### flow/run.sh
#!/bin/bash
# the make line also repeats each setting of config.mk as NAME=value (left out here)
make -C /OpenROAD-flow-scripts/flow DESIGN_CONFIG=/design/flow/config.mk WORK_HOME=/design/flow/orfs CLKGATE_MAP_FILE= finish
### flow/config.mk
export PLATFORM = sky130hd
export DESIGN_NAME = cordic
export DESIGN_NICKNAME = cordic
export VERILOG_FILES = /design/flow/design.v
export SDC_FILE = /design/flow/constraint.sdc
export NUM_CORES = 4
export LEC_CHECK = 0
export ABC_AREA = 0
export CAP_MARGIN = 15
export CORE_MARGIN = 2
export CORE_UTILIZATION = 72
export CTS_CLUSTER_DIAMETER = 372
export CTS_CLUSTER_SIZE = 99
export HOLD_SLACK_MARGIN = -0.1
export PLACE_DENSITY = 0.4
export SLEW_MARGIN = 20
export TNS_END_PERCENT = 5
### flow/design.v
module cordic(
        clk_in,
        reset_n,
        ena,
        phase_in,
        phase_out,
        cos_o,
        sin_o
        );
  parameter dat_width = 16, pha_width =16, pipeline = 10;
  input clk_in, reset_n, ena;
  input [pha_width-1 : 0] phase_in;
  output [pha_width-1 : 0] phase_out;
  output [dat_width-1 : 0] cos_o, sin_o;
  reg [dat_width-1 : 0] x[pipeline :0];
  reg [dat_width-1 : 0] y[pipeline :0];
  reg [pha_width-1 : 0] z[pipeline :0];
  reg [pha_width-1 : 0] phase_tmp[pipeline :0];
  wire [dat_width-1:0] amp;
  wire [pha_width-1:0] atan [32:0];
  assign amp = 32'd1304065887 >>(32-dat_width);       
  assign atan[0] = 32'd536870912 >>(32-pha_width);    
	assign atan[1] = 32'd316933407 >>(32-pha_width);    
	assign atan[2]	= 32'd167458907 >>(32-pha_width);    
	assign atan[3]= 32'd85004756 >>(32-pha_width);      
	assign atan[4]= 32'd42667331 >>(32-pha_width);      
	assign atan[5]= 32'd21354465 >>(32-pha_width);      
	assign atan[6]= 32'd10679838 >>(32-pha_width);      
	assign atan[7]= 32'd5340245 >>(32-pha_width);       
	assign atan[8]= 32'd2670163 >>(32-pha_width);       
	assign atan[9]= 32'd1335087 >>(32-pha_width);       
	assign atan[10]= 32'd667544 >>(32-pha_width);       
	assign atan[11]= 32'd333772 >>(32-pha_width);       
	assign atan[12]= 32'd166886 >>(32-pha_width);       
	assign atan[13]= 32'd83443 >>(32-pha_width);       
	assign atan[14]= 32'd41722 >>(32-pha_width);       
	assign atan[15]= 32'd20861 >>(32-pha_width);       
	assign atan[16]= 32'd10430 >>(32-pha_width);       
	assign atan[17]= 32'd5215 >>(32-pha_width);       
	assign atan[18]= 32'd2608 >>(32-pha_width);       
	assign atan[19]= 32'd1304 >>(32-pha_width);       
	assign atan[20]= 32'd652 >>(32-pha_width);       
	assign atan[21]= 32'd326 >>(32-pha_width);      
	assign atan[22]= 32'd163 >>(32-pha_width);
	assign atan[23]= 32'd81 >>(32-pha_width);
	assign atan[24]= 32'd41 >>(32-pha_width);
	assign atan[25]= 32'd20 >>(32-pha_width);
	assign atan[26]= 32'd10 >>(32-pha_width);
	assign atan[27]= 32'd5 >>(32-pha_width);
	assign atan[28]= 32'd3 >>(32-pha_width);
	assign atan[29]= 32'd1 >>(32-pha_width);
	assign atan[30]= 32'd1 >>(32-pha_width);
	assign atan[31]= 32'd0 >>(32-pha_width);
	assign atan[32]= 32'd0 >>(32-pha_width);
always @(posedge clk_in )
begin
  if( !reset_n )   
  begin
     x[0] <= 0;
      y[0] <= 0;
      z[0] <= 0;
      phase_tmp[0] <=  0;
  end
  else
  begin
      x[0] <= amp;
      y[0] <= 0;
      z[0] <= { 2'b0, phase_in[pha_width-3 : 0]};
      phase_tmp[0] <=  phase_in;                  
  end    
end
genvar i;
  wire [dat_width-1 : 0] x_tmp[pipeline-1 :0];
  wire [dat_width-1 : 0] y_tmp[pipeline-1 :0];
  wire [pha_width-1 : 0] z_tmp[pipeline-1 :0];
generate for(i=1;i<=pipeline;i=i+1) begin:cordic_core  
  cordic_step #(dat_width,pha_width,i) cordic_step_inst(x[i-1],y[i-1],z[i-1],atan[i-1],x_tmp[i-1],y_tmp[i-1],z_tmp[i-1]);
  always @(posedge clk_in)
  begin
   if(!reset_n)
   begin
      x[i] <= 0;
      y[i] <= 0;
      z[i] <= 0;
      phase_tmp[i]<=0;
   end
   else 
   begin             
      x[i] <= x_tmp[i-1];     
      y[i] <= y_tmp[i-1];     
      z[i] <= z_tmp[i-1]; 
      phase_tmp[i] <= phase_tmp[i-1];      
   end        
  end
end
endgenerate
reg [dat_width-1 : 0] cos_o, sin_o;
reg [pha_width-1 : 0] phase_out;
wire [pha_width-1:0] quad_tmp;
wire [1:0] quad;
assign quad_tmp = phase_tmp[pipeline];
assign quad = quad_tmp[pha_width-1: pha_width-2];
wire [dat_width-1 : 0] x_o_wire, y_o_wire;
wire [dat_width-1 : 0] x_o_wire_tmp, y_o_wire_tmp;
assign x_o_wire_tmp = x[pipeline];
assign y_o_wire_tmp = y[pipeline];
assign x_o_wire = x_o_wire_tmp[dat_width-1] ? {(dat_width){1'b0}} : x[pipeline];
assign y_o_wire = y_o_wire_tmp[dat_width-1] ? {(dat_width){1'b0}} : y[pipeline];
always @(posedge clk_in)
begin
  if( !reset_n)
  begin
    cos_o <= 0;
    sin_o <= 0;
    phase_out <= 0;    
  end
  else    
  begin
    case( quad[1:0] )
      2'b00:begin
            cos_o <= x_o_wire; 
            sin_o <= y_o_wire; 
            end
      2'b01:begin
            cos_o <= ~y_o_wire + 1'b1;
            sin_o <= x_o_wire;
            end
      2'b10:begin
            cos_o <= ~x_o_wire + 1'b1;
            sin_o <= ~y_o_wire + 1'b1;
            end
      2'b11:begin
            cos_o <= y_o_wire;
            sin_o <= ~x_o_wire + 1'b1;
            end
      default:begin
            cos_o <= x_o_wire;
            sin_o <= y_o_wire;
            end
    endcase
    phase_out <= phase_tmp[pipeline];
  end
end
endmodule
module cordic_step(
  dat_a,
  dat_b,
  dat_c,
  dat_pha,
  out_a,
  out_b,
  out_c
  );
  parameter dat_width = 16, pha_width = 16, pipe_index = 3;
  input [dat_width-1:0] dat_a, dat_b;
  input [pha_width-1:0] dat_c;
  input [pha_width-1:0] dat_pha;
  output[dat_width-1:0] out_a, out_b;
  output [pha_width-1:0] out_c;
  wire [dat_width:0] out_a_tmp1, out_a_tmp2, out_a_tmp3, out_b_tmp1, out_b_tmp2, out_b_tmp3;
  wire [pha_width-1:0] out_c_tmp1,out_c_tmp2 ;
  wire [1:0] ov_a,ov_b;
generate
  if(pipe_index == 6'b1 )
  begin
    assign out_a_tmp1 = { dat_a[dat_width-1], dat_a} + { dat_b[dat_width-1], dat_b};
    assign out_b_tmp1 = { dat_b[dat_width-1], dat_b} - { dat_a[dat_width-1], dat_a};
    assign out_c_tmp1 = dat_c + dat_pha;
    assign out_a_tmp2 = { dat_a[dat_width-1], dat_a} - { dat_b[dat_width-1], dat_b};
    assign out_b_tmp2 = { dat_b[dat_width-1], dat_b} + { dat_a[dat_width-1], dat_a};
    assign out_c_tmp2 = dat_c - dat_pha;
  end
  else
  begin
     assign out_a_tmp1 = { dat_a[dat_width-1], dat_a} + { { (pipe_index){dat_b[dat_width-1]} }, dat_b[dat_width-1: (pipe_index-1)] } ;
     assign out_b_tmp1 = { dat_b[dat_width-1], dat_b} - { { (pipe_index){dat_a[dat_width-1]} }, dat_a[dat_width-1: (pipe_index-1)] } ;
     assign out_c_tmp1 = dat_c + dat_pha;
     assign out_a_tmp2 = { dat_a[dat_width-1], dat_a} - { { (pipe_index){dat_b[dat_width-1]} }, dat_b[dat_width-1: (pipe_index-1)] } ;
     assign out_b_tmp2 = { dat_b[dat_width-1], dat_b} + { { (pipe_index){dat_a[dat_width-1]} }, dat_a[dat_width-1: (pipe_index-1)] } ;
     assign out_c_tmp2 = dat_c - dat_pha;
  end
  assign out_a_tmp3 = dat_c[pha_width-1] ? out_a_tmp1 :out_a_tmp2;
  assign out_b_tmp3 = dat_c[pha_width-1] ? out_b_tmp1 :out_b_tmp2;
endgenerate
  assign ov_a = out_a_tmp3[dat_width:dat_width-1];
  assign ov_b = out_b_tmp3[dat_width:dat_width-1];
  assign out_a = ~^ ov_a ? (out_a_tmp3[dat_width-1:0]):(ov_a[1] ? {1'b1, {(dat_width-1){1'b0}} } : {1'b0, {(dat_width-1){1'b1}} } );
  assign out_b = ~^ ov_b ? (out_b_tmp3[dat_width-1:0]):(ov_b[1] ? {1'b1, {(dat_width-1){1'b0}} } : {1'b0, {(dat_width-1){1'b1}} } );
  assign out_c = dat_c[pha_width-1] ? out_c_tmp1 :out_c_tmp2;
endmodule
### flow/constraint.sdc
create_clock -name core_clock -period 2.56 [get_ports {clk_in}]
set_input_delay 0.5120 -clock core_clock [delete_from_list [all_inputs] [get_ports {clk_in}]]
set_output_delay 0.5120 -clock core_clock [all_outputs]
set_load 0.01 [all_outputs]
==> results of run 1 <==
## metal layers
layer	overflow	GRT usage [%]
met2	4309	139
met4	984	116
met1	56	90.6
met3	50	76.9
met5	9	42.9
## through the flow
step                hold WS, ps  std cells  TNS, ps  utilization, %
CTS                         351       5936  -227560            94.3
detailed placement          418       5897  -271690            91.3
global placement            413       5897  -217530            91.3
floorplan                   384       4246  -217760               -
## timing repair
action,CTS
cloned,1
pin swaps,90
resized,294
endpoints found under the setup margin,317
setup buffers,25
==> results.rst, run 1 <==
Run summary
-----------

.. list-table::
   :header-rows: 1

   * - Metric
     - Value
   * - Most area-consuming cells after synthesis
     - dfxtp_1 33%, ha_1 13%, xnor2_1 5.4%, a21oi_1 4.7%, o21ai_0 4.4%
   * - Area after DPL
     - 45700 um^2
   * - Die ar.
     - 52500 um^2
   * - CTS H-tree depth
     - 1
   * - Number of I/O port buffers
     - around 65
   * - First Err
     - [ERROR GRT-0232] Routing congestion too high. Check the congestion heatmap in the GUI.
   * - Flip-flop and latch count after synthesis
     - 595
   * - Proportion of synthesized chip area in sequential cells
     - around 33%
   * - Unique cell type count in the Yosys netlist
     - 101
   * - Last flow stage reached
     - global routing (5_1_grt)
   * - Largest area contributor in the synthesized netlist
     - dfxtp_1
   * - Synth Cell Area
     - 36500 um^2
   * - Yosys xor share
     - around a tenth
   * - Number of clock buffers inserted by TritonCTS
     - 10
   * - Die Width
     - 229 um
   * - Share of flip-flops with an asynchronous set or reset
     - 0%
   * - Io pins
     - 67
   * - Top-area cell type share of the netlist area
     - 32.6%
   * - Standard-cell rows
     - 82
   * - Area of the core region
     - around 50000 um^2
   * - Longest Clk Path Bufs
     - 3
   * - Total routing usage reported by global routing
     - 103%
   * - Last weighted congestion value of the routability-driven placer
     - slightly below 1
   * - Post-Synthesis Net Count
     - 4679
   * - Most common reg cell
     - dfxtp_1
   * - Global route overflow
     - 5408
   * - Synth warn
     - 9
   * - Leading cell type by number of instances after synthesis
     - dfxtp_1
   * - DP Worst Slack
     - -1380 ps
   * - Height of the die
     - 229 um
   * - Number of sinks on the clock net
     - 595
   * - Number of enable flip-flop cells
     - 0
   * - Hold Buf Count CTS
     - 0
   * - Most used standard cells in the synthesized netlist
     - 595 x dfxtp_1, 392 x ha_1, 363 x nor2_1, 343 x a21oi_1, 324 x o21ai_0
   * - Simple-Gate Area Share
     - 17.2%
   * - Adder-Cell Fraction of Synth Area
     - 14.6%
   * - Yosys chip area
     - 36500 um^2
   * - Compound-Gate Fraction of Synth Area
     - 21.2%
   * - Average instance area after synthesis
     - 8.59 um^2
   * - Status
     - aborted with a tool error
   * - Post-DP HPWL
     - approximately 85000 um
   * - Synth logic family
     - AND-OR/OR-AND gates
   * - Synth mux share
     - about 1.1%
   * - FP Core Util
     - 72.9%
   * - Post-Synthesis Cells
     - approximately 4200
   * - Clock Tree Root
     - clkbuf_16
   * - # Cells Yosys
     - roughly 4200
==> inputs of run 2 (changes only) <==
- ABC_AREA: 0 -> 1
- CAP_MARGIN: 15 -> 20
- CORE_ASPECT_RATIO: not set -> 0.96
- CORE_MARGIN: 2 -> 7
- CORE_UTILIZATION: 72 -> 31
- CTS_CLUSTER_DIAMETER: 372 -> not set
- CTS_CLUSTER_SIZE: 99 -> 28
- HOLD_SLACK_MARGIN: -0.1 -> not set
- PLACE_DENSITY: 0.4 -> not set
- TNS_END_PERCENT: 5 -> not set
- clock period: 2.56 -> 2.8 ns (I/O delays scaled with it)
==> results.rst, run 2 <==
Flow metrics
------------

.. list-table::
   :header-rows: 1

   * - Metric
     - Value
   * - Initial antenna violation count
     - 0
   * - Critical-path top delay cell
     - dfxtp_2
   * - Highest routed layer
     - met4
   * - Adder-Cell Fraction of Synth Area
     - 13.5% (was 14.6%)
   * - Setup repair after global routing missed its margin
     - true
   * - Path type of the worst min-delay path
     - in2reg
   * - Hold Path Stages
     - 3
   * - Clock edge transition at the registers on the reported setup and hold paths
     - about 60 ps
   * - Time the final worst path needs with I/O delays and setup
     - about 3000 ps
   * - Synth warn
     - 9 (unchanged)
   * - Clock latency reported for the late side of the worst-skew pair
     - 670 ps
   * - Number of filler cells placed in the layout
     - 12370
   * - Iter 0 DRT Violations
     - 2340
   * - Number of global-route vias before repair
     - 36522
   * - Peak per-stage delay on the critical path
     - 330 ps
   * - Most used cell along the critical path
     - nand2_2
   * - Share of flip-flops with an asynchronous set or reset
     - 0% (unchanged)
   * - Kind of capture point of the worst setup path
     - register
   * - Logic depth of the worst path, buffers included
     - 22
   * - Capture point of the worst reg-to-reg path
     - x[10][14]$_SDFF_PN0_
   * - SO Viols
     - setup timing
   * - Flip-flop and latch count after synthesis
     - 595 (unchanged)
   * - Endpoint of the worst setup timing path
     - x[10][14]$_SDFF_PN0_
   * - Die ar.
     - 138000 um^2 (was 52500 um^2)
   * - Number of enable flip-flop cells
     - 0 (unchanged)
   * - WP data arrival
     - ~3600 ps
   * - Cell chain of the critical path
     - inv_2 > ha_4 > nor3b_4 > nand3_2 > nor2_4 > inv_2 > ha_4 > nand2_2 > nand2_2 > inv_2 > ha_4 > nand2_2 > nand2_2 > a21oi_2 > nor2_1 > nor2_1 > nand3_1 > nand2_2 > inv_2 > nand2_8 > nand2_8 > o21ai_2
   * - Critical path buffers and inverters
     - 4
   * - Synth logic family
     - simple AND/OR/NAND/NOR gates (was AND-OR/OR-AND gates)
   * - Number of clock buffers inserted by TritonCTS
     - 69 (was 10)
   * - Status
     - finished with violations (was aborted with a tool error)
   * - Synth mux share
     - 0% (was 1.07%)
   * - Longest Clk Path Bufs
     - 3 (unchanged)
   * - Maximum capacitance violations
     - 0
   * - Post-Synthesis Net Count
     - 6162 (was 4679)
   * - Synth Cell Area
     - 39600 um^2 (was 36500 um^2)
   * - Layout Cells excl Fill
     - slightly above 8000
   * - Remaining number of nets flagged by the antenna check after routing
     - 0
   * - Number of cells on the worst reg-to-reg path
     - 22
   * - Hold path startpoint
     - reset_n
   * - Worst clock skew
     - 37.9 ps
   * - Proportion of synthesized chip area in sequential cells
     - 30.1% (was 32.6%)
   * - Io pins
     - 67 (unchanged)
   * - Sum of met2 wire segment lengths after detailed routing
     - between 50000 and 60000 um
   * - First drt pass iteration count
     - 6
   * - Final number of max-transition violations
     - 0
   * - Number of sinks on the clock net
     - 595 (unchanged)
   * - Most used standard cells in the synthesized netlist
     - 1443 x nand2_1, 719 x inv_1, 595 x dfxtp_1, 530 x nand3_1, 480 x a21oi_1 (was 595 x dfxtp_1, 392 x ha_1, 363 x nor2_1, 343 x a21oi_1, 324 x o21ai_0)
   * - Yosys chip area
     - 39600 um^2 (was 36500 um^2)
   * - Area of the core region
     - 127000 um^2 (was 50100 um^2)
   * - Global route overflow
     - 0
   * - Category of the worst setup path launch point
     - register
   * - Routed wire length
     - 117000 um
   * - Dpl cells
     - 7993 (was 5897)
   * - Actual slew at the worst max-slew pin
     - 626 ps
   * - Clock Tree Root
     - clkbuf_16 (unchanged)
   * - Average instance area after synthesis
     - 6.91 um^2 (was 8.59 um^2)
   * - Wire length of the first global-routing pass
     - 181000 um
   * - TritonCTS clock tree
     - done
   * - Final clock period utilization by the worst path
     - 107%
   * - Average via count per standard cell
     - 4.77
   * - Total routing usage reported by global routing
     - between 10% and 20%
   * - Critical path class
     - reg2reg
   * - Routed length per placed instance
     - 14.2 um
   * - Hold Buf Count CTS
     - 0 (unchanged)
   * - CTS H-tree depth
     - 3 (was 1)
   * - FP Core Util
     - 31.2% (was 72.9%)
   * - Worst Hold End
     - phase_tmp[5][6]$_SDFF_PN0_
   * - Setup TNS
     - -5230 ps
   * - Number of hold violations in the final report
     - 0
   * - Height of the die
     - 364 um (was 229 um)
   * - Maximum number of pins on one net before global-route repair
     - between 100 and 150
   * - Category of cells accounting for the largest share of critical-path delay
     - simple AND/OR/NAND/NOR gates
   * - Vias after detailed routing
     - ~39000
   * - Unique cell type count in the Yosys netlist
     - 56 (was 101)
   * - Met3 wire len
     - 4630 um
   * - Area after DPL
     - 46800 um^2 (was 45700 um^2)
   * - Met1 wire length
     - 54000 um
   * - Simple-Gate Area Share
     - 27.7% (was 17.2%)
   * - Post-DP HPWL
     - 87400 um (was 84600 um)
   * - Synthesis-to-layout area growth
     - 41.0%
   * - Die Width
     - 379 um (was 229 um)
   * - Launching instance or port of the critical path
     - y[9][9]$_SDFF_PN0_
   * - Most area-consuming cells after synthesis
     - dfxtp_1 30%, nand2_1 14%, ha_1 12%, inv_1 6.8%, nand3_1 6.7% (was dfxtp_1 33%, ha_1 13%, xnor2_1 5.4%, a21oi_1 4.7%, o21ai_0 4.4%)
   * - Standard-cell rows
     - 128 (was 82)
   * - Number of I/O port buffers
     - 65 (unchanged)
   * - Largest area contributor in the synthesized netlist
     - dfxtp_1 (unchanged)
   * - # Cells Yosys
     - 5729 (was 4246)
   * - Final instance area
     - 55800 um^2
   * - Yosys xor share
     - 6.95% (was 9.71%)
   * - OpenROAD warning count
     - a little over 40
   * - Worst relative slew slack
     - between 50% and 60%
   * - Final core utilization
     - 44.0%
   * - Post-Synthesis Cells
     - 5729 (was 4246)
   * - Crit path required time
     - around 3400 ps
   * - Last weighted congestion value of the routability-driven placer
     - 0.939 (was 0.972)
   * - DRC viols
     - 0
   * - Final net count
     - slightly below 7000
   * - R2R setup slack
     - -190 ps
   * - Top-area cell type share of the netlist area
     - 30.1% (was 32.6%)
   * - Number of failing setup endpoints in the final timing report
     - around 73
   * - Top fanout value on the critical path
     - 8
   * - Compound-Gate Fraction of Synth Area
     - 13.3% (was 21.2%)
   * - Worst setup slack after layout
     - -190 ps
   * - Leading cell type by number of instances after synthesis
     - nand2_1 (was dfxtp_1)
   * - Maximum achievable frequency
     - 334 MHz
   * - Start of the worst register-to-register path
     - y[9][9]$_SDFF_PN0_
   * - Most common reg cell
     - dfxtp_1 (unchanged)
==> run 2: area by class of cell <==
type	instances	area, um^2	area share [%]
Multi-Input combinational cell	4279	29300	52.6
Sequential cell	595	12000	21.5
Timing Repair Buffer	844	7200	12.9
Inverter	730	2780	4.98
Tap cell	1690	2110	3.79
Clock buffer	91	1940	3.48
Clock inverter	32	405	0.727
Timing Repair inverter	1	5.00	0.00897
Antenna cell	1	2.50	0.00448
==> run 2: per-stage QoR <==
| step | setup slack [ps] | hold WS [ps] |
|---|---|---|
| 3_3_place_gp | -407 | 391 |
| 2_1_floorplan | 6.64 | 390 |
| 5_1_grt | -405 | 249 |
| 3_5_place_dp | -398 | 396 |
| 6_report | -190 | 259 |
| 4_1_cts | -137 | 213 |
==> run 2: metal layers <==
metal	vias to the layer above	GRT usage, %
met5	-	0
met4	0	4.56
met3	197	2.10
met2	764	26.4
met1	18093	20.7
li1	20332	-
==> run 2: what timing repair did <==
item	CTS	global route
resized	341	1009
setup buffers	39	89
endpoints found under the setup margin	235	254
gates cloned	11	14
pin swaps	120	469
==> inputs of run 3 (changes only) <==
- CELL_PAD_IN_SITES_DETAIL_PLACEMENT: not set -> 1
- CORE_ASPECT_RATIO: 0.96 -> 0.83
- CORE_MARGIN: 7 -> 2
- CORE_UTILIZATION: 31 -> 40
- CTS_CLUSTER_SIZE: 28 -> not set
- MAX_ROUTING_LAYER: not set -> met4
- PLACE_DENSITY: not set -> 0.41
- clock period: 2.8 -> 5.0 ns (I/O delays scaled with it)
==> results.rst, run 3 <==
Flow metrics
------------

.. list-table::
   :header-rows: 1

   * - Metric
     - Value
   * - CTS H-tree depth
     - 3 (unchanged)
   * - Synth Cell Area
     - 39600 um^2 (unchanged)
   * - Most used standard cells in the synthesized netlist
     - 1443 x nand2_1, 719 x inv_1, 595 x dfxtp_1, 530 x nand3_1, 480 x a21oi_1 (unchanged)
   * - Post-Synthesis Net Count
     - 6162 (unchanged)
   * - Routed wire length
     - 113000 um (was 117000 um)
   * - Hold path startpoint
     - phase_tmp[6][0]$_SDFF_PN0_ (was reset_n)
   * - Final core utilization
     - 44.7% (was 44.0%)
   * - Clock Tree Root
     - clkbuf_16 (unchanged)
   * - Unique cell type count in the Yosys netlist
     - 56 (unchanged)
   * - Longest Clk Path Bufs
     - 3 (unchanged)
   * - Status
     - timing/DRC/antenna clean (was finished with violations)
   * - Most common reg cell
     - dfxtp_1 (unchanged)
   * - Setup TNS
     - 0 ps (was -5230 ps)
   * - Remaining number of nets flagged by the antenna check after routing
     - 0 (unchanged)
   * - Yosys chip area
     - 39600 um^2 (unchanged)
   * - Endpoint of the worst setup timing path
     - x[3][11]$_SDFF_PN0_ (was x[10][14]$_SDFF_PN0_)
   * - Die Width
     - 349 um (was 379 um)
   * - Iter 0 DRT Violations
     - 1750 (was 2340)
   * - Top-area cell type share of the netlist area
     - 30.1% (unchanged)
   * - Clock edge transition at the registers on the reported setup and hold paths
     - 70 ps (was 60 ps)
   * - Number of hold violations in the final report
     - 0 (unchanged)
   * - DRC viols
     - 0 (unchanged)
   * - Flip-flop and latch count after synthesis
     - 595 (unchanged)
   * - Critical path buffers and inverters
     - 6 (was 4)
   * - Top fanout value on the critical path
     - 12 (was 8)
   * - Number of failing setup endpoints in the final timing report
     - 0 (was 73)
   * - Height of the die
     - 291 um (was 364 um)
   * - Routed length per placed instance
     - 16.0 um (was 14.2 um)
   * - Io pins
     - 67 (unchanged)
   * - Path type of the worst min-delay path
     - reg2reg (was in2reg)
   * - Wire length of the first global-routing pass
     - 188000 um (was 181000 um)
   * - Launching instance or port of the critical path
     - x[2][9]$_SDFF_PN0_ (was y[9][9]$_SDFF_PN0_)
   * - Number of cells on the worst reg-to-reg path
     - 23 (was 22)
   * - Hold Buf Count CTS
     - 0 (unchanged)
   * - Standard-cell rows
     - 105 (was 128)
   * - Time the final worst path needs with I/O delays and setup
     - 3930 ps (was 2990 ps)
   * - Category of the worst setup path launch point
     - register (unchanged)
   * - # Cells Yosys
     - 5729 (unchanged)
   * - Setup repair after global routing missed its margin
     - false (was true)
   * - TritonCTS clock tree
     - done (unchanged)
   * - First drt pass iteration count
     - 5 (was 6)
   * - Clock latency reported for the late side of the worst-skew pair
     - 660 ps (was 670 ps)
   * - Simple-Gate Area Share
     - 27.7% (unchanged)
   * - Final net count
     - 6191 (was 6953)
   * - Actual slew at the worst max-slew pin
     - 1080 ps (was 626 ps)
   * - Post-Synthesis Cells
     - 5729 (unchanged)
   * - Critical path class
     - reg2reg (unchanged)
   * - Most used cell along the critical path
     - nand2_1 (was nand2_2)
   * - Synth warn
     - 9 (unchanged)
   * - Cell chain of the critical path
     - inv_1 > ha_1 > ha_1 > nor2_1 > inv_1 > nand2_1 > xor2_1 > ha_1 > nand2_1 > inv_1 > nand2_1 > inv_1 > nand2_1 > inv_1 > nand3_1 > nand2_1 > inv_2 > nand2_1 > nand2_1 > nand2_1 > nand2_1 > nand2_1 > nor2_1 (was inv_2 > ha_4 > nor3b_4 > nand3_2 > nor2_4 > inv_2 > ha_4 > nand2_2 > nand2_2 > inv_2 > ha_4 > nand2_2 > nand2_2 > a21oi_2 > nor2_1 > nor2_1 > nand3_1 > nand2_2 > inv_2 > nand2_8 > nand2_8 > o21ai_2)
   * - Area of the core region
     - 98400 um^2 (was 127000 um^2)
   * - Share of flip-flops with an asynchronous set or reset
     - 0% (unchanged)
   * - Worst relative slew slack
     - 27.8% (was 57.9%)
   * - CTS resizes
     - 0 (was 341)
   * - Average instance area after synthesis
     - 6.91 um^2 (unchanged)
   * - Number of clock buffers inserted by TritonCTS
     - 69 (unchanged)
   * - Synth mux share
     - 0% (unchanged)
   * - Maximum capacitance violations
     - 0 (unchanged)
   * - FP Core Util
     - 40.2% (was 31.2%)
   * - Total routing usage reported by global routing
     - 23.0% (was 15.6%)
   * - Maximum number of pins on one net before global-route repair
     - 124 (was 116)
   * - OpenROAD warning count
     - 44 (was 41)
   * - Post-DP HPWL
     - 90300 um (was 87400 um)
   * - Number of I/O port buffers
     - 65 (unchanged)
   * - Worst clock skew
     - 50.6 ps (was 37.9 ps)
   * - Final clock period utilization by the worst path
     - 78.6% (was 107%)
   * - Number of enable flip-flop cells
     - 0 (unchanged)
   * - Adder-Cell Fraction of Synth Area
     - 13.5% (unchanged)
   * - Last weighted congestion value of the routability-driven placer
     - 0.863 (was 0.939)
   * - Synthesis-to-layout area growth
     - 11.1% (was 41.0%)
   * - Hold Path Stages
     - 2 (was 3)
   * - Critical-path top delay cell
     - dfxtp_1 (was dfxtp_2)
   * - Start of the worst register-to-register path
     - x[2][9]$_SDFF_PN0_ (was y[9][9]$_SDFF_PN0_)
   * - Most area-consuming cells after synthesis
     - dfxtp_1 30%, nand2_1 14%, ha_1 12%, inv_1 6.8%, nand3_1 6.7% (unchanged)
   * - Kind of capture point of the worst setup path
     - register (unchanged)
   * - Logic depth of the worst path, buffers included
     - 23 (was 22)
   * - Synth logic family
     - simple AND/OR/NAND/NOR gates (unchanged)
   * - Number of filler cells placed in the layout
     - 12670 (was 12370)
   * - Largest area contributor in the synthesized netlist
     - dfxtp_1 (unchanged)
   * - Initial antenna violation count
     - 0 (unchanged)
   * - Crit path required time
     - 5550 ps (was 3410 ps)
   * - Global route overflow
     - 0 (unchanged)
   * - Vias after detailed routing
     - 35913 (was 39386)
   * - Sequential cell area in the final layout
     - 11900 um^2 (was 12000 um^2)
   * - Maximum achievable frequency
     - 254 MHz (was 334 MHz)
   * - Dpl cells
     - 6971 (was 7993)
   * - Capture point of the worst reg-to-reg path
     - x[3][11]$_SDFF_PN0_ (was x[10][14]$_SDFF_PN0_)
   * - Average via count per standard cell
     - 5.06 (was 4.77)
   * - Leading cell type by number of instances after synthesis
     - nand2_1 (unchanged)
   * - Area of the multi-input gates
     - 24300 um^2 (was 29300 um^2)
   * - Compound-Gate Fraction of Synth Area
     - 13.3% (unchanged)
   * - Category of cells accounting for the largest share of critical-path delay
     - simple AND/OR/NAND/NOR gates (unchanged)
   * - Peak per-stage delay on the critical path
     - 730 ps (was 330 ps)
   * - Setup bufs post-CTS
     - 0 (was 39)
   * - R2R setup slack
     - 1070 ps (was -190 ps)
   * - Yosys xor share
     - 6.95% (unchanged)
   * - Layout Cells excl Fill
     - 7099 (was 8263)
   * - Worst Hold End
     - phase_tmp[7][0]$_SDFF_PN0_ (was phase_tmp[5][6]$_SDFF_PN0_)
   * - WP data arrival
     - 4480 ps (was 3600 ps)
   * - Number of global-route vias before repair
     - 35950 (was 36522)
   * - Proportion of synthesized chip area in sequential cells
     - 30.1% (unchanged)
   * - Final number of max-transition violations
     - 0 (unchanged)
   * - Number of sinks on the clock net
     - 595 (unchanged)
   * - Die ar.
     - 101000 um^2 (was 138000 um^2)
[run 3: layer usage]
metal | global-route usage, % | vias up | wire length (um) | share of wire (%)
met2 | 34.7 | 369 | 47800 | 42
met1 | 33.5 | 16695 | 61000 | 54
li1 | - | 18757 | - | -
met3 | 2.32 | 92 | 3230 | 2.8
met4 | 3.81 | 0 | 1440 | 1.3
met5 | - | - | 0 | 0
[run 3: layout make-up]
cell class,instances,share of cell area [%]
clock inverters,35,1.34
well taps,1284,3.65
multi-input cells,4274,55.2
clock buffers,92,4.46
inverters,730,6.25
repair buffers,88,1.97
flip-flops and latches,595,27.1
diodes,1,0.00569
[run 3: through the flow]
stage | hold slack, ps | cell area, um^2 | setup WS [ps]
floorplan | 390 | 39600 | 1810
global placement | 392 | 41400 | 1150
detailed placement | 398 | 41400 | 1100
CTS | 396 | 44000 | 1050
global route | 425 | 44000 | 563
finish | 388 | 44000 | 1070
==> inputs of run 4 (changes only) <==
- ABC_AREA: 1 -> not set
- CELL_PAD_IN_SITES_DETAIL_PLACEMENT: 1 -> not set
- CORE_ASPECT_RATIO: 0.83 -> not set
- CORE_UTILIZATION: 40 -> 72
- MAX_ROUTING_LAYER: met4 -> not set
- PLACE_DENSITY: 0.41 -> 0.65
- clock period: 5.0 -> 3.62 ns (I/O delays scaled with it)
==> results.rst, run 4 <==
Flow metrics
------------

.. list-table::
   :header-rows: 1

   * - Metric
     - Value
   * - Final core utilization
     - 88.7% (was 44.7%)
   * - Proportion of synthesized chip area in sequential cells
     - 32.6% (was 30.1%)
   * - Diodes inserted
     - 0 (was 1)
   * - Compound-Gate Fraction of Synth Area
     - 21.2% (was 13.3%)
   * - Global route overflow
     - 0 (unchanged)
   * - Logic depth of the worst path, buffers included
     - 14 (was 23)
   * - Top-area cell type share of the netlist area
     - 32.6% (was 30.1%)
   * - First drt pass iteration count
     - 6 (was 5)
   * - Vias after detailed routing
     - 33404 (was 35913)
   * - Unique cell type count in the Yosys netlist
     - 101 (was 56)
   * - # Cells Yosys
     - 4246 (was 5729)
   * - Wire length of the first global-routing pass
     - 149000 um (was 188000 um)
   * - Most used standard cells in the synthesized netlist
     - 595 x dfxtp_1, 392 x ha_1, 363 x nor2_1, 343 x a21oi_1, 324 x o21ai_0 (was 1443 x nand2_1, 719 x inv_1, 595 x dfxtp_1, 530 x nand3_1, 480 x a21oi_1)
   * - Area after DPL
     - 40100 um^2 (was 41400 um^2)
   * - Last weighted congestion value of the routability-driven placer
     - 0.946 (was 0.863)
   * - Maximum achievable frequency
     - 260 MHz (was 254 MHz)
   * - Worst Hold End
     - z[1][14]$_SDFF_PN0_ (was phase_tmp[7][0]$_SDFF_PN0_)
   * - Simple-Gate Area Share
     - 17.2% (was 27.7%)
   * - Leading cell type by number of instances after synthesis
     - dfxtp_1 (was nand2_1)
   * - Post-Synthesis Net Count
     - 4679 (was 6162)
   * - DP Worst Slack
     - -256 ps (was 1100 ps)
   * - Crit path required time
     - 4130 ps (was 5550 ps)
   * - Routed length per placed instance
     - 18.8 um (was 16.0 um)
   * - Iter 0 DRT Violations
     - 2646 (was 1750)
   * - Number of failing setup endpoints in the final timing report
     - 75 (was 0)
   * - Number of global-route vias before repair
     - 30915 (was 35950)
   * - Yosys chip area
     - 36500 um^2 (was 39600 um^2)
   * - WP data arrival
     - 4360 ps (was 4480 ps)
   * - Hold_ws
     - 427 ps (was 388 ps)
   * - Synth Cell Area
     - 36500 um^2 (was 39600 um^2)
   * - Yosys xor share
     - 9.71% (was 6.95%)
   * - Maximum number of pins on one net before global-route repair
     - 193 (was 124)
   * - Launching instance or port of the critical path
     - y[7][12]$_SDFF_PN0_ (was x[2][9]$_SDFF_PN0_)
   * - Worst clock skew
     - 50.8 ps (was 50.6 ps)
   * - Standard-cell rows
     - 82 (was 105)
   * - Actual slew at the worst max-slew pin
     - 753 ps (was 1080 ps)
   * - Number of hold violations in the final report
     - 0 (unchanged)
   * - Critical path buffers and inverters
     - 3 (was 6)
   * - Longest Clk Path Bufs
     - 3 (unchanged)
   * - Synth logic family
     - AND-OR/OR-AND gates (was simple AND/OR/NAND/NOR gates)
   * - Clock latency reported for the late side of the worst-skew pair
     - 660 ps (about the same)
   * - Setup repair after global routing missed its margin
     - true (was false)
   * - Path type of the worst min-delay path
     - reg2reg (unchanged)
   * - Cell chain of the critical path
     - or4_4 > or3_4 > buf_6 > a21bo_2 > ha_2 > or3_4 > nand2b_4 > o211ai_1 > nand2_1 > a311oi_2 > buf_4 > o221ai_4 > buf_12 > o31ai_1 (was inv_1 > ha_1 > ha_1 > nor2_1 > inv_1 > nand2_1 > xor2_1 > ha_1 > nand2_1 > inv_1 > nand2_1 > inv_1 > nand2_1 > inv_1 > nand3_1 > nand2_1 > inv_2 > nand2_1 > nand2_1 > nand2_1 > nand2_1 > nand2_1 > nor2_1)
   * - Average instance area after synthesis
     - 8.59 um^2 (was 6.91 um^2)
   * - Post-DP HPWL
     - 63300 um (was 90300 um)
   * - Clock Tree Root
     - clkbuf_16 (unchanged)
   * - Number of enable flip-flop cells
     - 0 (unchanged)
   * - Final instance area
     - 44400 um^2 (was 44000 um^2)
   * - Remaining number of nets flagged by the antenna check after routing
     - 0 (unchanged)
   * - Maximum capacitance violations
     - 0 (unchanged)
   * - Hold path startpoint
     - phase_tmp[0][13]$_SDFF_PN0_ (was phase_tmp[6][0]$_SDFF_PN0_)
   * - Post-Synthesis Cells
     - 4246 (was 5729)
   * - Start of the worst register-to-register path
     - y[7][12]$_SDFF_PN0_ (was x[2][9]$_SDFF_PN0_)
   * - Capture point of the worst reg-to-reg path
     - x[8][3]$_SDFF_PN0_ (was x[3][11]$_SDFF_PN0_)
   * - Area of the core region
     - 50100 um^2 (was 98400 um^2)
   * - Critical-path top delay cell
     - or4_4 (was dfxtp_1)
   * - Io pins
     - 67 (unchanged)
   * - Total routing usage reported by global routing
     - 33.8% (was 23.0%)
   * - R2R setup slack
     - -230 ps (was 1070 ps)
   * - Number of cells on the worst reg-to-reg path
     - 14 (was 23)
   * - CTS H-tree depth
     - 2 (was 3)
   * - Worst setup slack after layout
     - -225 ps (was 1070 ps)
   * - Layout Cells excl Fill
     - 5370 (was 7099)
   * - Time the final worst path needs with I/O delays and setup
     - 3850 ps (was 3930 ps)
   * - Share of flip-flops with an asynchronous set or reset
     - 0% (unchanged)
   * - Worst relative slew slack
     - 49.5% (was 27.8%)
   * - Number of sinks on the clock net
     - 595 (unchanged)
   * - Setup TNS
     - -7920 ps (was 0 ps)
   * - Final clock period utilization by the worst path
     - 106% (was 78.6%)
   * - Critical path class
     - reg2reg (unchanged)
   * - FP Core Util
     - 72.9% (was 40.2%)
   * - Adder-Cell Fraction of Synth Area
     - 14.6% (was 13.5%)
   * - Synthesis-to-layout area growth
     - 21.7% (was 11.1%)
   * - Category of the worst setup path launch point
     - register (unchanged)
   * - Height of the die
     - 229 um (was 291 um)
   * - Initial antenna violation count
     - 0 (unchanged)
   * - Routed wire length
     - 101000 um (was 113000 um)
   * - OpenROAD warning count
     - 44 (unchanged)
   * - Number of I/O port buffers
     - 65 (unchanged)
   * - Top fanout value on the critical path
     - 3 (was 12)
   * - Dpl cells
     - 5180 (was 6971)
   * - Hold Path Stages
     - 1 (was 2)
   * - Status
     - finished with violations (was timing/DRC/antenna clean)
   * - Most used cell along the critical path
     - or3_4 (was nand2_1)
   * - Clock edge transition at the registers on the reported setup and hold paths
     - 60 ps (was 70 ps)
   * - SO Viols
     - setup timing
   * - Die ar.
     - 52500 um^2 (was 101000 um^2)
   * - Largest area contributor in the synthesized netlist
     - dfxtp_1 (unchanged)
   * - Final net count
     - 5083 (was 6191)
   * - Flip-flop and latch count after synthesis
     - 595 (unchanged)
   * - Endpoint of the worst setup timing path
     - x[8][3]$_SDFF_PN0_ (was x[3][11]$_SDFF_PN0_)
   * - Number of clock buffers inserted by TritonCTS
     - 57 (was 69)
   * - TritonCTS clock tree
     - done (unchanged)
   * - Synth warn
     - 9 (unchanged)
   * - Final number of max-transition violations
     - 0 (unchanged)
   * - Synth mux share
     - 1.07% (was 0%)
   * - Kind of capture point of the worst setup path
     - register (unchanged)
   * - Peak per-stage delay on the critical path
     - 530 ps (was 730 ps)
   * - DRC viols
     - 0 (unchanged)
   * - Most common reg cell
     - dfxtp_1 (unchanged)
   * - Most area-consuming cells after synthesis
     - dfxtp_1 33%, ha_1 13%, xnor2_1 5.4%, a21oi_1 4.7%, o21ai_0 4.4% (was dfxtp_1 30%, nand2_1 14%, ha_1 12%, inv_1 6.8%, nand3_1 6.7%)
   * - Category of cells accounting for the largest share of critical-path delay
     - simple AND/OR/NAND/NOR gates (unchanged)
   * - Average via count per standard cell
     - 6.22 (was 5.06)
   * - Die Width
     - 229 um (was 349 um)
[run 4: area by class of cell]
cell class	count	area, um^2
Clock buffer	81	1620
Tap cell	672	841
Clock inverter	26	354
Timing Repair Buffer	470	3900
Sequential cell	595	12000
Multi-Input combinational cell	3327	25000
Inverter	199	757
Fill cell	2534	5670
[run 4: routing by layer]
layer / GRT usage, % / vias to the layer above / wire (um)
li1: - / 15854 / -
met1: 41.2 / 15691 / 40100
met2: 61.1 / 1446 / 49400
met3: 4.31 / 413 / 6680
met4: 12.1 / 0 / 4610
met5: 0 / - / 0
[run 4: repair_timing]
item                                   in CTS  in global routing
buffers inserted                           13                 56
pin swaps                                  41                137
cloned                                      3                 12
gates resized                              91                332
endpoints found under the hold margin       0                  0
setup endpoints to repair                 193                251
hold buffers                                0                  0
==> inputs of run 5 (changes only) <==
- ABC_AREA: not set -> 1
- CORE_UTILIZATION: 72 -> 64
- CTS_CLUSTER_SIZE: not set -> 100
- PLACE_DENSITY: 0.65 -> 0.38
- clock period: 3.62 -> 3.93 ns (I/O delays scaled with it)
==> results.rst, run 5 <==
Flow metrics
------------

.. list-table::
   :header-rows: 1

   * - Metric
     - Value
   * - Status
     - timing/DRC/antenna clean (was finished with violations)
   * - Adder-Cell Fraction of Synth Area
     - 13.5% (was 14.6%)
   * - TritonCTS clock tree
     - done (unchanged)
   * - Synthesis-to-layout area growth
     - 8.50% (was 21.7%)
   * - Final net count
     - 6189 (was 5083)
   * - Yosys chip area
     - 39600 um^2 (was 36500 um^2)
   * - GR met3 Demand/Resource
     - 3.25% (was 4.31%)
   * - Path type of the worst min-delay path
     - reg2reg (unchanged)
   * - Capture point of the worst reg-to-reg path
     - x[9][0]$_SDFF_PN0_ (was x[8][3]$_SDFF_PN0_)
   * - Number of hold violations in the final report
     - 0 (unchanged)
   * - Hold Path Stages
     - 2 (was 1)
   * - Number of clock buffers inserted by TritonCTS
     - 61 (was 57)
   * - Post-Synthesis Net Count
     - 6162 (was 4679)
   * - Average via count per standard cell
     - 5.47 (was 6.22)
   * - FP Core Util
     - 64.5% (was 72.9%)
   * - Proportion of synthesized chip area in sequential cells
     - 30.1% (was 32.6%)
   * - Post-DP HPWL
     - 73400 um (was 63300 um)
   * - Number of global-route vias before repair
     - 33165 (was 30915)
   * - Worst relative slew slack
     - 30.5% (was 49.5%)
   * - Peak per-stage delay on the critical path
     - 820 ps (was 530 ps)
   * - Synth Cell Area
     - 39600 um^2 (was 36500 um^2)
   * - Most common reg cell
     - dfxtp_1 (unchanged)
   * - Clock edge transition at the registers on the reported setup and hold paths
     - 60 ps (about the same)
   * - Yosys xor share
     - 6.95% (was 9.71%)
   * - Launching instance or port of the critical path
     - z[8][15]$_SDFF_PN0_ (was y[7][12]$_SDFF_PN0_)
   * - Setup TNS
     - 0 ps (was -7920 ps)
   * - Top fanout value on the critical path
     - 27 (was 3)
   * - Wire length of the first global-routing pass
     - 159000 um (was 149000 um)
   * - Die ar.
     - 63800 um^2 (was 52500 um^2)
   * - Number of sinks on the clock net
     - 595 (unchanged)
   * - Global Route met2 Usage
     - 50.2% (was 61.1%)
   * - Last weighted congestion value of the routability-driven placer
     - 0.943 (was 0.946)
   * - Routed wire length
     - 95100 um (was 101000 um)
   * - Worst clock skew
     - 56.3 ps (was 50.8 ps)
   * - Maximum number of pins on one net before global-route repair
     - 100 (was 193)
   * - Cell chain of the critical path
     - inv_4 > nor2_4 > inv_2 > nand2_1 > inv_1 > ha_1 > nand2_1 > nor2_1 > nand2_1 > o211ai_1 > nand3_1 > nand3_1 > nand3_1 > nand3_1 > nand2_1 (was or4_4 > or3_4 > buf_6 > a21bo_2 > ha_2 > or3_4 > nand2b_4 > o211ai_1 > nand2_1 > a311oi_2 > buf_4 > o221ai_4 > buf_12 > o31ai_1)
   * - Routed length per placed instance
     - 14.4 um (was 18.8 um)
   * - Hold path startpoint
     - phase_tmp[3][15]$_SDFF_PN0_ (was phase_tmp[0][13]$_SDFF_PN0_)
   * - Setup repair after global routing missed its margin
     - false (was true)
   * - Logic depth of the worst path, buffers included
     - 15 (was 14)
   * - Clock latency reported for the late side of the worst-skew pair
     - 670 ps (was 660 ps)
   * - Global route overflow
     - 0 (unchanged)
   * - Post-Synthesis Cells
     - 5729 (was 4246)
   * - Critical path buffers and inverters
     - 3 (unchanged)
   * - Number of cells on the worst reg-to-reg path
     - 15 (was 14)
   * - Dpl cells
     - 6483 (was 5180)
   * - Number of enable flip-flop cells
     - 0 (unchanged)
   * - CTS resizes
     - 0 (was 91)
   * - Maximum capacitance violations
     - 0 (unchanged)
   * - Simple-Gate Area Share
     - 27.7% (was 17.2%)
   * - Number of I/O port buffers
     - 65 (unchanged)
   * - Initial antenna violation count
     - 0 (unchanged)
   * - Final clock period utilization by the worst path
     - 89.2% (was 106%)
   * - Hold Buf Count CTS
     - 0 (unchanged)
   * - Share of flip-flops with an asynchronous set or reset
     - 0% (unchanged)
   * - OpenROAD warning count
     - 38 (was 44)
   * - Worst Hold End
     - phase_tmp[4][15]$_SDFF_PN0_ (was z[1][14]$_SDFF_PN0_)
   * - Layout Cells excl Fill
     - 6594 (was 5370)
   * - Longest Clk Path Bufs
     - 3 (unchanged)
   * - CTS H-tree depth
     - 2 (unchanged)
   * - Most area-consuming cells after synthesis
     - dfxtp_1 30%, nand2_1 14%, ha_1 12%, inv_1 6.8%, nand3_1 6.7% (was dfxtp_1 33%, ha_1 13%, xnor2_1 5.4%, a21oi_1 4.7%, o21ai_0 4.4%)
   * - Diodes inserted
     - 0 (unchanged)
   * - Standard-cell rows
     - 91 (was 82)
   * - Kind of capture point of the worst setup path
     - register (unchanged)
   * - Area of the core region
     - 61400 um^2 (was 50100 um^2)
   * - Flip-flop and latch count after synthesis
     - 595 (unchanged)
   * - Setup bufs post-CTS
     - 0 (was 13)
   * - Synth mux share
     - 0% (was 1.07%)
   * - # Cells Yosys
     - 5729 (was 4246)
   * - Largest area contributor in the synthesized netlist
     - dfxtp_1 (unchanged)
   * - Leading cell type by number of instances after synthesis
     - nand2_1 (was dfxtp_1)
   * - Category of the worst setup path launch point
     - register (unchanged)
   * - Height of the die
     - 253 um (was 229 um)
   * - Actual slew at the worst max-slew pin
     - 1040 ps (was 753 ps)
   * - Total routing usage reported by global routing
     - 29.6% (was 33.8%)
   * - Clock Tree Root
     - clkbuf_16 (unchanged)
   * - Start of the worst register-to-register path
     - z[8][15]$_SDFF_PN0_ (was y[7][12]$_SDFF_PN0_)
   * - Unique cell type count in the Yosys netlist
     - 56 (was 101)
   * - Number of failing setup endpoints in the final timing report
     - 0 (was 75)
   * - Crit path required time
     - 4430 ps (was 4130 ps)
   * - Io pins
     - 67 (unchanged)
   * - Top-area cell type share of the netlist area
     - 30.1% (was 32.6%)
   * - Synth warn
     - 9 (unchanged)
   * - Layer with the highest usage after global routing
     - met2 (unchanged)
   * - Maximum achievable frequency
     - 285 MHz (was 260 MHz)
   * - Die Width
     - 253 um (was 229 um)
   * - Met1 capacity usage during global routing
     - 40.3% (was 41.2%)
   * - Vias after detailed routing
     - 36053 (was 33404)
   * - First drt pass iteration count
     - 8 (was 6)
   * - Synth logic family
     - simple AND/OR/NAND/NOR gates (was AND-OR/OR-AND gates)
   * - Final number of max-transition violations
     - 0 (unchanged)
   * - Critical path class
     - reg2reg (unchanged)
   * - WP data arrival
     - 4010 ps (was 4360 ps)
   * - Endpoint of the worst setup timing path
     - x[9][0]$_SDFF_PN0_ (was x[8][3]$_SDFF_PN0_)
   * - Critical-path top delay cell
     - dfxtp_1 (was or4_4)
   * - Average instance area after synthesis
     - 6.91 um^2 (was 8.59 um^2)
   * - Remaining number of nets flagged by the antenna check after routing
     - 0 (unchanged)
   * - Compound-Gate Fraction of Synth Area
     - 13.3% (was 21.2%)
   * - R2R setup slack
     - 420 ps (was -230 ps)
   * - Iter 0 DRT Violations
     - 2679 (was 2646)
   * - DRC viols
     - 0 (unchanged)
   * - Most used standard cells in the synthesized netlist
     - 1443 x nand2_1, 719 x inv_1, 595 x dfxtp_1, 530 x nand3_1, 480 x a21oi_1 (was 595 x dfxtp_1, 392 x ha_1, 363 x nor2_1, 343 x a21oi_1, 324 x o21ai_0)
   * - Time the final worst path needs with I/O delays and setup
     - 3510 ps (was 3850 ps)
   * - Category of cells accounting for the largest share of critical-path delay
     - simple AND/OR/NAND/NOR gates (unchanged)
-- run 5: metal layers --
metal	part of all wire (%)	up-vias	wire [um]
met4	2.0	0	1900
met1	47	16239	44700
met3	5.3	155	5060
met5	0	-	0
met2	46	886	43500
li1	-	18773	-
-- run 5: through the flow --
| stage | setup slack, ps | instance area [um^2] | utilization, % | hold slack (ps) |
|---|---|---|---|---|
| 2_1_floorplan | 739 | 39600 | - | 390 |
| 3_3_place_gp | 368 | 40800 | 66.5 | 391 |
| 3_5_place_dp | 326 | 40800 | 66.5 | 395 |
| 4_1_cts | 306 | 42900 | 70.0 | 388 |
| 5_1_grt | 46.2 | 42900 | 70.0 | 419 |
| 6_report | 424 | 42900 | 70.0 | 392 |
-- run 5: area by class of cell --
type	count	area, um^2
Inverter	730	2750
Sequential cell	595	11900
Tap cell	790	988
Clock buffer	88	1790
Clock inverter	23	315
Multi-Input combinational cell	4274	24300
Fill cell	5414	18400
Timing Repair Buffer	94	898
==> inputs of run 6 (changes only) <==
- ABC_AREA: 1 -> not set
- CAP_MARGIN: 20 -> 0
- CORE_UTILIZATION: 64 -> 71
- CTS_CLUSTER_SIZE: 100 -> 49
- PLACE_DENSITY: 0.38 -> not set
- clock period: 3.93 -> 3.47 ns (I/O delays scaled with it)
==> results.rst, run 6 <==
Flow metrics
------------

.. list-table::
   :header-rows: 1

   * - Metric
     - Value
   * - Launching instance or port of the critical path
     - y[8][8]$_SDFF_PN0_ (was z[8][15]$_SDFF_PN0_)
   * - Routed length per placed instance
     - 20.9 um (was 14.4 um)
   * - Synthesis-to-layout area growth
     - 27.7% (was 8.50%)
   * - Vias after detailed routing
     - 35927 (was 36053)
   * - Critical-path top delay cell
     - or4_4 (was dfxtp_1)
   * - R2R setup slack
     - -480 ps (was 420 ps)
   * - Synth warn
     - 9 (unchanged)
   * - Critical path class
     - reg2reg (unchanged)
   * - Synth Cell Area
     - 36500 um^2 (was 39600 um^2)
   * - Height of the die
     - 231 um (was 253 um)
   * - Iter 0 DRT Violations
     - 3599 (was 2679)
   * - Flip-flop and latch count after synthesis
     - 595 (unchanged)
   * - # Cells Yosys
     - 4246 (was 5729)
   * - Final clock period utilization by the worst path
     - 114% (was 89.2%)
   * - Layout Cells excl Fill
     - 5527 (was 6594)
   * - Actual slew at the worst max-slew pin
     - 1100 ps (was 1040 ps)
   * - Path type of the worst min-delay path
     - reg2reg (unchanged)
   * - Capture point of the worst reg-to-reg path
     - x[9][12]$_SDFF_PN0_ (was x[9][0]$_SDFF_PN0_)
   * - OpenROAD warning count
     - 44 (was 38)
   * - Number of hold violations in the final report
     - 0 (unchanged)
   * - Number of clock buffers inserted by TritonCTS
     - 59 (was 61)
   * - Number of cells on the worst reg-to-reg path
     - 16 (was 15)
   * - Dpl cells
     - 5297 (was 6483)
   * - Clock Tree Root
     - clkbuf_16 (unchanged)
   * - Category of the worst setup path launch point
     - register (unchanged)
   * - Final number of max-transition violations
     - 0 (unchanged)
   * - Setup repair after global routing missed its margin
     - true (was false)
   * - Worst setup slack after layout
     - -478 ps (was 424 ps)
   * - Time the final worst path needs with I/O delays and setup
     - 3950 ps (was 3510 ps)
   * - Start of the worst register-to-register path
     - y[8][8]$_SDFF_PN0_ (was z[8][15]$_SDFF_PN0_)
   * - Most used standard cells in the synthesized netlist
     - 595 x dfxtp_1, 392 x ha_1, 363 x nor2_1, 343 x a21oi_1, 324 x o21ai_0 (was 1443 x nand2_1, 719 x inv_1, 595 x dfxtp_1, 530 x nand3_1, 480 x a21oi_1)
   * - Standard-cell rows
     - 83 (was 91)
   * - Kind of capture point of the worst setup path
     - register (unchanged)
   * - Unique cell type count in the Yosys netlist
     - 101 (was 56)
   * - Global route overflow
     - 0 (unchanged)
   * - DP Worst Slack
     - -381 ps (was 326 ps)
   * - Remaining number of nets flagged by the antenna check after routing
     - 0 (unchanged)
   * - Die ar.
     - 53200 um^2 (was 63800 um^2)
   * - Hold Path Stages
     - 1 (was 2)
   * - Cell chain of the critical path
     - inv_1 > ha_1 > nand2b_1 > o21ai_1 > xnor2_1 > ha_1 > nand2_1 > o211ai_1 > a31oi_2 > o211ai_1 > a2111oi_2 > buf_4 > or4_4 > o221ai_4 > buf_6 > o31ai_2 (was inv_4 > nor2_4 > inv_2 > nand2_1 > inv_1 > ha_1 > nand2_1 > nor2_1 > nand2_1 > o211ai_1 > nand3_1 > nand3_1 > nand3_1 > nand3_1 > nand2_1)
   * - Number of failing setup endpoints in the final timing report
     - 172 (was 0)
   * - Leading cell type by number of instances after synthesis
     - dfxtp_1 (was nand2_1)
   * - Total routing usage reported by global routing
     - 34.7% (was 29.6%)
   * - Last weighted congestion value of the routability-driven placer
     - 0.944 (was 0.943)
   * - Final net count
     - 5229 (was 6189)
   * - Largest area contributor in the synthesized netlist
     - dfxtp_1 (unchanged)
   * - TritonCTS clock tree
     - done (unchanged)
   * - Average via count per standard cell
     - 6.50 (was 5.47)
   * - Number of I/O port buffers
     - 65 (unchanged)
   * - Category of cells accounting for the largest share of critical-path delay
     - AND-OR/OR-AND gates (was simple AND/OR/NAND/NOR gates)
   * - Yosys xor share
     - 9.71% (was 6.95%)
   * - FP Core Util
     - 71.4% (was 64.5%)
   * - Most area-consuming cells after synthesis
     - dfxtp_1 33%, ha_1 13%, xnor2_1 5.4%, a21oi_1 4.7%, o21ai_0 4.4% (was dfxtp_1 30%, nand2_1 14%, ha_1 12%, inv_1 6.8%, nand3_1 6.7%)
   * - Die Width
     - 231 um (was 253 um)
   * - Hold path startpoint
     - z[0][9]$_SDFF_PN0_ (was phase_tmp[3][15]$_SDFF_PN0_)
   * - Compound-Gate Fraction of Synth Area
     - 21.2% (was 13.3%)
   * - Clock edge transition at the registers on the reported setup and hold paths
     - 80 ps (was 60 ps)
   * - Initial antenna violation count
     - 1 (was 0)
   * - Hold_ws
     - 400 ps (was 392 ps)
   * - SO Viols
     - setup timing
   * - CTS H-tree depth
     - 2 (unchanged)
   * - Worst Hold End
     - z[1][9]$_SDFF_PN0_ (was phase_tmp[4][15]$_SDFF_PN0_)
   * - DRC viols
     - 0 (unchanged)
   * - Worst clock skew
     - 47.2 ps (was 56.3 ps)
   * - Maximum capacitance violations
     - 0 (unchanged)
   * - Critical path buffers and inverters
     - 3 (unchanged)
   * - Setup TNS
     - -32860 ps (was 0 ps)
   * - Proportion of synthesized chip area in sequential cells
     - 32.6% (was 30.1%)
   * - WP data arrival
     - 4490 ps (was 4010 ps)
   * - Routed wire length
     - 115000 um (was 95100 um)
   * - Maximum achievable frequency
     - 253 MHz (was 285 MHz)
   * - Wire length of the first global-routing pass
     - 154000 um (was 159000 um)
   * - Crit path required time
     - 4010 ps (was 4430 ps)
   * - Number of global-route vias before repair
     - 31809 (was 33165)
   * - Post-Synthesis Net Count
     - 4679 (was 6162)
   * - Final core utilization
     - 91.2% (was 70.0%)
   * - Adder-Cell Fraction of Synth Area
     - 14.6% (was 13.5%)
   * - Top-area cell type share of the netlist area
     - 32.6% (was 30.1%)
   * - Synth mux share
     - 1.07% (was 0%)
   * - Hold Buf Count CTS
     - 0 (unchanged)
   * - Synth logic family
     - AND-OR/OR-AND gates (was simple AND/OR/NAND/NOR gates)
   * - Status
     - finished with violations (was timing/DRC/antenna clean)
   * - Area of the core region
     - 51100 um^2 (was 61400 um^2)
   * - Share of flip-flops with an asynchronous set or reset
     - 0% (unchanged)
   * - Average instance area after synthesis
     - 8.59 um^2 (was 6.91 um^2)
   * - Io pins
     - 67 (unchanged)
   * - Endpoint of the worst setup timing path
     - x[9][12]$_SDFF_PN0_ (was x[9][0]$_SDFF_PN0_)
   * - Number of enable flip-flop cells
     - 0 (unchanged)
   * - Top fanout value on the critical path
     - 6 (was 27)
   * - Maximum number of pins on one net before global-route repair
     - 151 (was 100)
   * - Most common reg cell
     - dfxtp_1 (unchanged)
   * - Peak per-stage delay on the critical path
     - 550 ps (was 820 ps)
   * - Worst relative slew slack
     - 26.7% (was 30.5%)
   * - Longest Clk Path Bufs
     - 3 (unchanged)
   * - Clock latency reported for the late side of the worst-skew pair
     - 670 ps (about the same)
   * - Post-Synthesis Cells
     - 4246 (was 5729)
   * - Simple-Gate Area Share
     - 17.2% (was 27.7%)
   * - Logic depth of the worst path, buffers included
     - 16 (was 15)
   * - Number of sinks on the clock net
     - 595 (unchanged)
   * - First drt pass iteration count
     - 6 (was 8)
   * - Yosys chip area
     - 36500 um^2 (was 39600 um^2)
   * - Post-DP HPWL
     - 65900 um (was 73400 um)
-- run 6: layout make-up --
| class | instances | area, um^2 |
|---|---|---|
| Tap cell | 680 | 851 |
| Antenna cell | 1 | 2.50 |
| Fill cell | 2139 | 4490 |
| Multi-Input combinational cell | 3327 | 25900 |
| Timing Repair Buffer | 614 | 5060 |
| Inverter | 199 | 758 |
| Sequential cell | 595 | 12000 |
| Clock buffer | 77 | 1660 |
| Clock inverter | 34 | 429 |
-- run 6: timing repair --
item	CTS	global route
pin swaps	64	223
gates cloned	6	13
resized	139	509
setup endpoints to repair	208	253
setup buffers	39	65
-- run 6: routing by layer --
metal	GRT usage, %	up-vias	routed length, um
met5	0	-	0
met4	13.6	0	8140
met3	3.46	798	9200
met2	62.3	2218	55500
met1	42.8	16757	42500
li1	-	16154	-
-- run 6: per-stage QoR --
stage / instance area [um^2]
6_report: 46600
3_3_place_gp: 41100
3_5_place_dp: 41100
4_1_cts: 44100
5_1_grt: 46600
2_1_floorplan: 36700
